== run 1 ==
==> flow/design.v (excerpt) <==
module BreakoutControl(clk_50, strt, rst, L, R, tick, color, pix_x, pix_y, ball_x, ball_y, pad_x, bricks, win, lose);
input clk_50;
input strt, rst, L, R;
input tick;
output [2:0] color;
output [8:0] pix_x;
output [7:0] pix_y;
output [9:0] ball_x;
output [9:0] ball_y;
output [9:0] pad_x;
output [15:0] bricks;
output win, lose;
parameter 
Start = 4'd0,
Play = 4'd1,
Win = 4'd2,
Lose = 4'd3,
block1x = 10'd1,
block1y = 10'd50,
block2x = 10'd41,
block2y = 10'd50,
block3x = 10'd81,
block3y = 10'd50,
block4x = 10'd121,
block4y = 10'd50,
block5x = 10'd161,
block5y = 10'd50,
block6x = 10'd201,
block6y = 10'd50,
block7x = 10'd241,
block7y = 10'd50,
block8x = 10'd281,
block8y = 10'd50,
block9x = 10'd1,
block9y = 10'd19,
block10x = 10'd41,
block10y = 10'd19,
block11x = 10'd81,
block11y = 10'd19,
block12x = 10'd121,
block12y = 10'd19,
block13x = 10'd161,
block13y = 10'd19,
block14x = 10'd201,
block14y = 10'd19,
block15x = 10'd241,
block15y = 10'd19,
block16x = 10'd281,
block16y = 10'd19;
wire [2:0] color;
  ...
For scale: roughly 2,000 cells after synthesis, about 240 flip-flops, about 17,000 µm² of cells after synthesis.
clock: 2.94 ns
lec_check: 0
cap_margin: 10
core_margin: 2
core_utilization: 55
cts_cluster_size: 41
gpl_routability_driven: 0
max_routing_layer: met5
place_density_lb_addon: 0.04
setup_slack_margin: 0.48
slew_margin: 20
run.sh (not shown) runs the stock make flow with config.mk's settings and CLKGATE_MAP_FILE=.
The flow for run 1 finished, though final verification flagged negative setup slack.
--- input diff run 1..run 2 ---
Settings: GPL_ROUTABILITY_DRIVEN removed (was 0); CORE_UTILIZATION changed from 55 to 70; CAP_MARGIN changed from 10 to 20; SETUP_SLACK_MARGIN removed (was 0.48); PLACE_DENSITY_LB_ADDON removed (was 0.04); MAX_ROUTING_LAYER removed (was met5); CTS_CLUSTER_SIZE changed from 41 to 25; the clock period (ns, I/O delays scaled along) changed from 2.94 to 3.81.
==> results <==
Both conditions hold for run 2: the flow ran to the end and the final layout passed the timing, design-rule and antenna checks.
Run 1 → run 2: via count shows a reduction of 854, count of hold-fix buffers inserted at cts shows a reduction of 1, wire length of the first global-routing pass shows a reduction of 2500 µm.
Summary of run 2 over run 1: register-to-register slack has increased; first-iteration DRC count went up.
In the flow results for run 2 and run 1, the area growth from synthesis to layout is larger on run 1.
In run 2 relative to run 1, routed wire length had gone down by a little under 10%.
Run 2 does worse than run 1 on clock period minus worst slack.
Of run 2 and run 1, run 1 shows the lower signal arrival time at the worst endpoint, with run 2 above it.
Routed wire length on met3 went up by more than 10% going from run 1 to run 2.
The following lists how run 3 was set up differently from run 2:
Settings: a change of CORE_UTILIZATION from 70 to 58; an added SETUP_SLACK_MARGIN of 1.86; a change of CTS_CLUSTER_SIZE from 25 to 41; an added TNS_END_PERCENT of 5; a change of the clock period (ns, I/O delays scaled along) from 3.81 to 6.76.
Of the two values seen for library cell contributing the largest single delay on the critical path, dfrtp_1 was produced by run 3 and nor3_1 by run 2. Sort run 2 and run 3 by cell area, ascending, and run 3 comes first. Die size for run 3 is higher than for run 2. Summary of run 3 over run 2: clock latency reported for the late side of the worst-skew pair held steady, combined area of all synthesized cells held steady, area growth from synthesis to final layout shrank by 4.0 points. Of the two values seen for type of the tightest min-delay check, reg -> reg was produced by run 3 and in -> async by run 2.
For run 4, these inputs were changed with respect to run 3:
Settings: CORE_UTILIZATION: 58 -> 40; CAP_MARGIN: 20 -> 30; SETUP_SLACK_MARGIN: 1.86 -> unset; CTS_CLUSTER_SIZE: 41 -> unset; SLEW_MARGIN: 20 -> 25; ABC_AREA: unset -> 1.
==> comparison <==
- Run 4 vs. run 3: non-clock buffer count now sits higher; placed cell count went up; clock insertion delay at the later pin of the skew report shows an increase of 0.02 ns; met2 global-route usage -13 points.

---

== job 5911 ==
Starting RTL as in the previous note.
==> flow/config.mk <==
export PLATFORM = sky130hd
export DESIGN_NAME = BreakoutControl
export DESIGN_NICKNAME = BreakoutControl
export VERILOG_FILES = /design/flow/design.v
export SDC_FILE = /design/flow/constraint.sdc
export NUM_CORES = 4
export LEC_CHECK = 0
export ABC_AREA = 1
export CAP_MARGIN = 25
export CORE_ASPECT_RATIO = 0.5
export CORE_MARGIN = 4
export CORE_UTILIZATION = 32
export CTS_CLUSTER_DIAMETER = 50
export CTS_CLUSTER_SIZE = 45
export GPL_ROUTABILITY_DRIVEN = 0
export GPL_TIMING_DRIVEN = 0
export SETUP_SLACK_MARGIN = 1.56
export SLEW_MARGIN = 20
export TNS_END_PERCENT = 40
==> flow/constraint.sdc <==
create_clock -name core_clock -period 7.34 [get_ports {clk_50}]
set_input_delay 1.4680 -clock core_clock [delete_from_list [all_inputs] [get_ports {clk_50}]]
set_output_delay 1.4680 -clock core_clock [all_outputs]
set_load 0.01 [all_outputs]
Relative to job 5911, the following input files were edited for job 2765:
# job 5911
export LEC_CHECK = 0
export ABC_AREA = 1
export CAP_MARGIN = 25
export CORE_ASPECT_RATIO = 0.5
export CORE_MARGIN = 4
export CORE_UTILIZATION = 32
export CTS_CLUSTER_DIAMETER = 50
export CTS_CLUSTER_SIZE = 45
export GPL_ROUTABILITY_DRIVEN = 0
export GPL_TIMING_DRIVEN = 0
export SETUP_SLACK_MARGIN = 1.56
export SLEW_MARGIN = 20
export TNS_END_PERCENT = 40
create_clock -name core_clock -period 7.34 [get_ports {clk_50}]
# job 2765
export LEC_CHECK = 0
export CAP_MARGIN = 20
export CORE_MARGIN = 2
export CORE_UTILIZATION = 64
export SLEW_MARGIN = 20
create_clock -name core_clock -period 4.99 [get_ports {clk_50}]
Notes after the runs:
Job 2765: PASS, flow complete, no timing, DRC or antenna violations. Run comparison: job 5911 type of the most critical hold path reg -> reg; job 2765 type of the most critical hold path in -> async. Looking at main kind of combinational logic by area, the AND-OR/OR-AND gates result is from job 2765; the simple AND/OR/NAND/NOR gates one comes from job 5911. Diff job 5911 and job 2765: non-clock buffer count higher in job 5911. For job 5911, the critical path's slowest cell was dfstp_2, unlike job 2765, where it was dfrtp_1. When the final numbers for job 5911 and job 2765 were put side by side, the total clock buffers created by CTS turned out to be smaller in job 5911. Taking job 5911 as the reference point, the critical path depth of job 2765 falls by 4. Re post-synthesis sequential element count: no difference whatsoever between job 2765 and job 5911. What job 5911 reported for power has to be multiplied by 1.5 to get the figure for job 2765.
#### Input delta (job 5466 over job 2765)
# job 2765
export LEC_CHECK = 0
export CAP_MARGIN = 20
export CORE_MARGIN = 2
export CORE_UTILIZATION = 64
export SLEW_MARGIN = 20
create_clock -name core_clock -period 4.99 [get_ports {clk_50}]
# job 5466
export LEC_CHECK = 0
export ABC_AREA = 1
export CAP_MARGIN = 20
export CORE_MARGIN = 2
export CORE_UTILIZATION = 40
export SLEW_MARGIN = 15
create_clock -name core_clock -period 10.0 [get_ports {clk_50}]
### Flow results
- Higher first-pass GRT wire length among job 2765 and job 5466: job 5466
- Of job 2765 and job 5466, the run reporting the lower fill cell instance count of the final layout was job 2765.
- In the reports for job 2765 and job 5466, the smaller row count belongs to job 2765.
- Against job 2765, job 5466 reports a cell area after layout that is higher.
- The run with more routed wire is job 5466, not job 2765.
- In the reports for job 2765 and job 5466, the larger combinational cell fraction of total power belongs to job 2765.
- Compared with job 2765, in job 5466 number of clock-tree buffers in the layout went up 2; area added between synthesis and finish went up 0.40 points.
- Job 2765 → job 5466: number of buffers outside the clock class in the layout fell 14%; top fanout value on the critical path increased 11; count of inverters other than clock inverters in the layout now larger.
Changes in job 2028 relative to job 5466:
# job 5466
export LEC_CHECK = 0
export ABC_AREA = 1
export CAP_MARGIN = 20
export CORE_MARGIN = 2
export CORE_UTILIZATION = 40
export SLEW_MARGIN = 15
create_clock -name core_clock -period 10.0 [get_ports {clk_50}]
# job 2028
export LEC_CHECK = 0
export ABC_AREA = 0
export CAP_MARGIN = 30
export CORE_MARGIN = 2
export CORE_UTILIZATION = 40
export SLEW_MARGIN = 15
export TNS_END_PERCENT = 5
create_clock -name core_clock -period 10.0 [get_ports {clk_50}]
--- outcome ---
- Fmax | job 2028 vs job 5466 | job 2028 slower
- Detailed-route wire length for job 2028: 3900 µm down relative to job 5466
- Job 2028 against job 5466; power spent charging and discharging nets is down by a few percent.
- Total number of placement rows ends up higher on job 5466.
- Going from job 5466 to job 2028, total standard cell area after synthesis shrank by a few percent.
- Job 2028: full flow OK, the timing, design-rule and antenna checks passed
- Summed standard-cell area reported by yosys: higher on job 5466

---

08-15:
Starting RTL as in the previous note.
Settings: LEC_CHECK=0, CAP_MARGIN=40, CORE_MARGIN=2, CORE_UTILIZATION=72, CTS_CLUSTER_DIAMETER=229, CTS_CLUSTER_SIZE=86, GPL_ROUTABILITY_DRIVEN=1, MAX_ROUTING_LAYER=met5, PLACE_DENSITY=0.38, SLEW_MARGIN=20; clock period 2.23 ns.
As the logs show, 08-15 stopped at global routing (5_1_grt) after a tool error, so it never reached the end of the flow.
Modified inputs, 09-02 compared to 08-15
- ABC_AREA: unset -> 1
- MAX_ROUTING_LAYER: met5 -> unset
- GPL_ROUTABILITY_DRIVEN: 1 -> unset
- PLACE_DENSITY: 0.38 -> unset
- CORE_UTILIZATION: 72 -> 40
- TNS_END_PERCENT: unset -> 30
- CAP_MARGIN: 40 -> 20
- CTS_CLUSTER_SIZE: 86 -> unset
- CTS_CLUSTER_DIAMETER: 229 -> unset
- the clock period (ns, I/O delays scaled along): 2.23 -> 4.69
## What came out
- 09-02 ran to completion and came out clean on the timing, design-rule and antenna checks.
- AND-OR/OR-AND share of the synthesized area (09-02 over 08-15): decrease, 7.4 points
- Synthesized cell count of 09-02 exceeds that of 08-15 by more than a quarter.
- Between 08-15 and 09-02, the synthesis area per yosys is lower for 08-15.
- Compare 08-15 and 09-02 | sequential cell area fraction in the yosys report lower: 09-02
- Post-synthesis share of cell area spent on and, or, nand and nor gates ends up lower on 08-15.
- 09-02 — number of standard cells reported by yosys 525 higher, 08-15 as reference
- Die area of 09-02 exceeds that of 08-15 by more than half.

---

## S
Starting RTL as in the previous note.
==> flow/design.v (excerpt) <==
module BreakoutControl(clk_50, strt, rst, L, R, tick, color, pix_x, pix_y, ball_x, ball_y, pad_x, bricks, win, lose);
input clk_50;
input strt, rst, L, R;
input tick;
output [2:0] color;
output [8:0] pix_x;
output [7:0] pix_y;
output [9:0] ball_x;
output [9:0] ball_y;
output [9:0] pad_x;
output [15:0] bricks;
output win, lose;
parameter 
Start = 4'd0,
Play = 4'd1,
Win = 4'd2,
Lose = 4'd3,
block1x = 10'd1,
block1y = 10'd50,
block2x = 10'd41,
block2y = 10'd50,
block3x = 10'd81,
block3y = 10'd50,
block4x = 10'd121,
block4y = 10'd50,
block5x = 10'd161,
block5y = 10'd50,
block6x = 10'd201,
block6y = 10'd50,
block7x = 10'd241,
block7y = 10'd50,
block8x = 10'd281,
block8y = 10'd50,
block9x = 10'd1,
block9y = 10'd19,
block10x = 10'd41,
block10y = 10'd19,
block11x = 10'd81,
block11y = 10'd19,
block12x = 10'd121,
block12y = 10'd19,
block13x = 10'd161,
block13y = 10'd19,
block14x = 10'd201,
block14y = 10'd19,
block15x = 10'd241,
block15y = 10'd19,
block16x = 10'd281,
block16y = 10'd19;
wire [2:0] color;
reg [3:0] S,NS;
reg W, done, start_state, ph25; 
reg [9:0] x, y;
wire [9:0] ballx, bally, padx, pady;
wire [2:0] PadAng;
wire padcol, topbotcol, LRcol, topbotcol2, LRcol2, topbotcol3, LRcol3, topbotcol4, LRcol4, topbotcol5, LRcol5, topbotcol6, LRcol6, topbotcol7, LRcol7, topbotcol8, LRcol8, topbotcol9, LRcol9, topbotcol10, LRcol10, topbotcol11, LRcol11, topbotcol12, LRcol12, topbotcol13, LRcol13, topbotcol14, LRcol14, topbotcol15, LRcol15, topbotcol16, LRcol16, ceilingcol, walcol, Lo;
  ...
clock: 2.35 ns
lec_check: 0
cap_margin: 10
core_margin: 2
core_utilization: 72
cts_cluster_size: 41
gpl_routability_driven: 1
max_routing_layer: met5
place_density_lb_addon: 0.0
slew_margin: 20
S: it failed during clock tree synthesis, and the tool reported DPL-0038.
## Diff of input files: Q against S
- swapping 10 for 20 in CAP_MARGIN
- clearing MAX_ROUTING_LAYER, which used to be met5
- clearing CTS_CLUSTER_SIZE, which used to be 41
- clearing PLACE_DENSITY_LB_ADDON, which used to be 0.0
- swapping 72 for 68 in CORE_UTILIZATION
- clearing GPL_ROUTABILITY_DRIVEN, which used to be 1
- swapping 2.35 for 6.76 in the clock period (ns, I/O delays scaled along)
## What came out
- Of S and Q, the run reporting the lower final weighted congestion in routability-driven placement was Q.
- Diff S -> Q: total die area went up by 5.7%; placed wire-length estimate after detailed placement went down by 9.4 mm.
- Measured against each other, S and Q differ in count of standard-cell rows, the lower figure coming from S.
- Average cell area after synthesis came out exactly the same in S and Q.
- Across both runs, number of cells after detailed placement was lower for Q than for S.
- Between S and Q, area of the placeable core is higher for Q, S comes in under that.
- Q reached the final stage; the timing, design-rule and antenna checks on its layout passed.
- Area fraction in mux cells came out exactly the same in S and Q.
- The fraction of synthesized cell area in xor and xnor cells of Q and that of S are within noise of each other.

---

## run A
BreakoutControl again, from the RTL that the note above started with.
clock: 2.64 ns
lec_check: 0
abc_area: 1
cap_margin: 10
core_margin: 2
core_utilization: 72
cts_cluster_diameter: 55
cts_cluster_size: 41
gpl_routability_driven: 0
hold_slack_margin: -0.07
max_routing_layer: met5
place_density: 0.42
setup_slack_margin: -0.12
slew_margin: 20
To summarise run A: no stage aborted, but the layout did not pass its checks, failing on negative hold slack, negative setup slack.
Inputs modified between run A and run B:
Settings: removing MAX_ROUTING_LAYER (formerly met5); changing CAP_MARGIN from 10 to 20; removing SETUP_SLACK_MARGIN (formerly -0.12); removing CTS_CLUSTER_SIZE (formerly 41); removing HOLD_SLACK_MARGIN (formerly -0.07); removing GPL_ROUTABILITY_DRIVEN (formerly 0); removing CTS_CLUSTER_DIAMETER (formerly 55); removing ABC_AREA (formerly 1); changing CORE_UTILIZATION from 72 to 54; removing PLACE_DENSITY (formerly 0.42); changing the clock period (ns, I/O delays scaled along) from 2.64 to 4.75.
[summary]
Run B completed end to end with timing, DRC and antenna clean. The highest attainable clock frequency reported for run B is smaller than that of run A by 22%. Proportion of power drawn by flip-flops and latches ended up 3.1 points higher on run B than on run A. Measured against each other, run B and run A differ in logic share of the area, the lower figure coming from run A. Run A vs run B, timing startpoint of the critical path: pad.padx[2] vs ball.bally[1]. Re buffer count from post-CTS setup fixing: run B and run A aren't equal, and the higher value belongs to run A.
For run C, these inputs were changed with respect to run B:
Settings: changing CORE_UTILIZATION from 54 to 72; setting CTS_CLUSTER_SIZE to 26 for the first time; setting CTS_CLUSTER_DIAMETER to 30 for the first time; changing the clock period (ns, I/O delays scaled along) from 4.75 to 3.4.
### Flow results
- Per the comparison of run C with run B, relative contribution of the clock network to total power increased by 4.7 points relative to the old numbers, fraction of area in multi-input gates decreased by 2.9 points relative to the old numbers, effective utilization at floorplan increased by 19 points relative to the old numbers, first-iteration DRC count increased by 2,240 relative to the old numbers, number of clock buffers inserted by TritonCTS increased by 67% relative to the old numbers.
- On run C: sum of routed wire length over all layers is about 30% higher than what run B gave.
- The lower clock buffer instance count of the final layout of run C and run B is in run B.
- Run C finished all stages; layout check result: FAIL, due to negative setup slack.
- Compared with run B, run C shows a number of stages on the worst setup path that is 1 lower.
- Largest net degree at the start of global routing ends up lower on run B.

---

## v19
BreakoutControl again, from the RTL that the note above started with.
clock: 2.75 ns
lec_check: 0
abc_area: 1
cap_margin: 20
core_margin: 2
core_utilization: 72
cts_cluster_diameter: 26
cts_cluster_size: 25
place_density_lb_addon: 0.26
setup_slack_margin: 0.81
slew_margin: 20
clock tree synthesis (4_1_cts): v19 exited with error
> inputs changed (v19 -> v56)
# v19
export LEC_CHECK = 0
export ABC_AREA = 1
export CAP_MARGIN = 20
export CORE_MARGIN = 2
export CORE_UTILIZATION = 72
export CTS_CLUSTER_DIAMETER = 26
export CTS_CLUSTER_SIZE = 25
export PLACE_DENSITY_LB_ADDON = 0.26
export SETUP_SLACK_MARGIN = 0.81
export SLEW_MARGIN = 20
create_clock -name core_clock -period 2.75 [get_ports {clk_50}]
# v56
export LEC_CHECK = 0
export ABC_AREA = 1
export CAP_MARGIN = 20
export CORE_MARGIN = 2
export CORE_UTILIZATION = 72
export CTS_CLUSTER_DIAMETER = 91
export CTS_CLUSTER_SIZE = 25
export PLACE_DENSITY_LB_ADDON = 0.26
export SETUP_SLACK_MARGIN = 0.83
export SLEW_MARGIN = 20
export TNS_END_PERCENT = 5
create_clock -name core_clock -period 3.14 [get_ports {clk_50}]
--- outcome ---
[v56] flow finished | final checks: failed | reasons: setup timing. Reported for v56 and v19, instance count of the mapped netlist turned out identical to the last digit. v56 vs v19 — number of cells after detailed placement dropped by a few percent. Cell area after placement ended up 770 um^2 lower on v56 than on v19. When the final numbers for v56 and v19 were put side by side, the worst slack at placement turned out to be greater in v56. v56 -> v19: pre-placement core utilization delta 0, exact match. v56 -> v19: count of instantiated cells in the yosys netlist delta 0, exact match. v56 -> v19: average instance area after synthesis delta 0, exact match. Relative to v19, global placer's final weighted congestion decreased by about 2.7% in v56. v56 vs. v19: placed wire-length estimate after detailed placement went down by about 3.8%. On floorplan net count, v56 and v19 are basically level.
Inputs modified between v56 and v4:
# v56
export LEC_CHECK = 0
export ABC_AREA = 1
export CAP_MARGIN = 20
export CORE_MARGIN = 2
export CORE_UTILIZATION = 72
export CTS_CLUSTER_DIAMETER = 91
export CTS_CLUSTER_SIZE = 25
export PLACE_DENSITY_LB_ADDON = 0.26
export SETUP_SLACK_MARGIN = 0.83
export SLEW_MARGIN = 20
export TNS_END_PERCENT = 5
create_clock -name core_clock -period 3.14 [get_ports {clk_50}]
# v4
export LEC_CHECK = 0
export ABC_AREA = 1
export CAP_MARGIN = 20
export CORE_MARGIN = 2
export CORE_UTILIZATION = 72
export CTS_CLUSTER_DIAMETER = 62
export CTS_CLUSTER_SIZE = 14
export PLACE_DENSITY_LB_ADDON = 0.26
export SLEW_MARGIN = 20
create_clock -name core_clock -period 2.64 [get_ports {clk_50}]
Notes after the runs:
Going from v56 to v4, the number of endpoints failing setup at the final stage was found to have gone up by 17. Cmp v4 vs v56: number of buffers created by CTS higher in v4. Across v56 and v4, no clean finish was achieved. From the logs: v4 reached the end of the flow and failed the layout checks with setup timing. v4 against v56: cell count up about 5%; layout clock buffer count went up by about 60%. In the tables for v56 and v4, worst hold slack reads lower with v56. Going from v56 to v4, antenna cell count went up 2, global-route wire length before repair increased 12%, routed wire length climbed 18%. For v4, the start point of the critical path was pad.padx[0], unlike v56, where it was pad.padx[2]. Comparing v56 and v4, clock power share is higher on v4.
Input changes introduced in v48 (baseline for comparison: v4):
# v4
export LEC_CHECK = 0
export ABC_AREA = 1
export CAP_MARGIN = 20
export CORE_MARGIN = 2
export CORE_UTILIZATION = 72
export CTS_CLUSTER_DIAMETER = 62
export CTS_CLUSTER_SIZE = 14
export PLACE_DENSITY_LB_ADDON = 0.26
export SLEW_MARGIN = 20
create_clock -name core_clock -period 2.64 [get_ports {clk_50}]
# v48
export LEC_CHECK = 0
export ABC_AREA = 1
export CAP_MARGIN = 20
export CORE_MARGIN = 2
export CORE_UTILIZATION = 72
export CTS_CLUSTER_DIAMETER = 91
export CTS_CLUSTER_SIZE = 25
export HOLD_SLACK_MARGIN = 0.28
export PLACE_DENSITY_LB_ADDON = 0.26
export SETUP_SLACK_MARGIN = 0.77
export SLEW_MARGIN = 20
create_clock -name core_clock -period 2.64 [get_ports {clk_50}]
- The log for v48 ends in global routing (5_1_grt) with error DPL-0038, so the run never completed.
- From v48 to v4, yosys synthesis chip area did not move at all.
- Re die outline width: no difference whatsoever between v4 and v48.
- Post-CTS repair timing setup buffer count delta for v48 relative to v4: about 190% higher
Power and IR drop assume default switching activity.
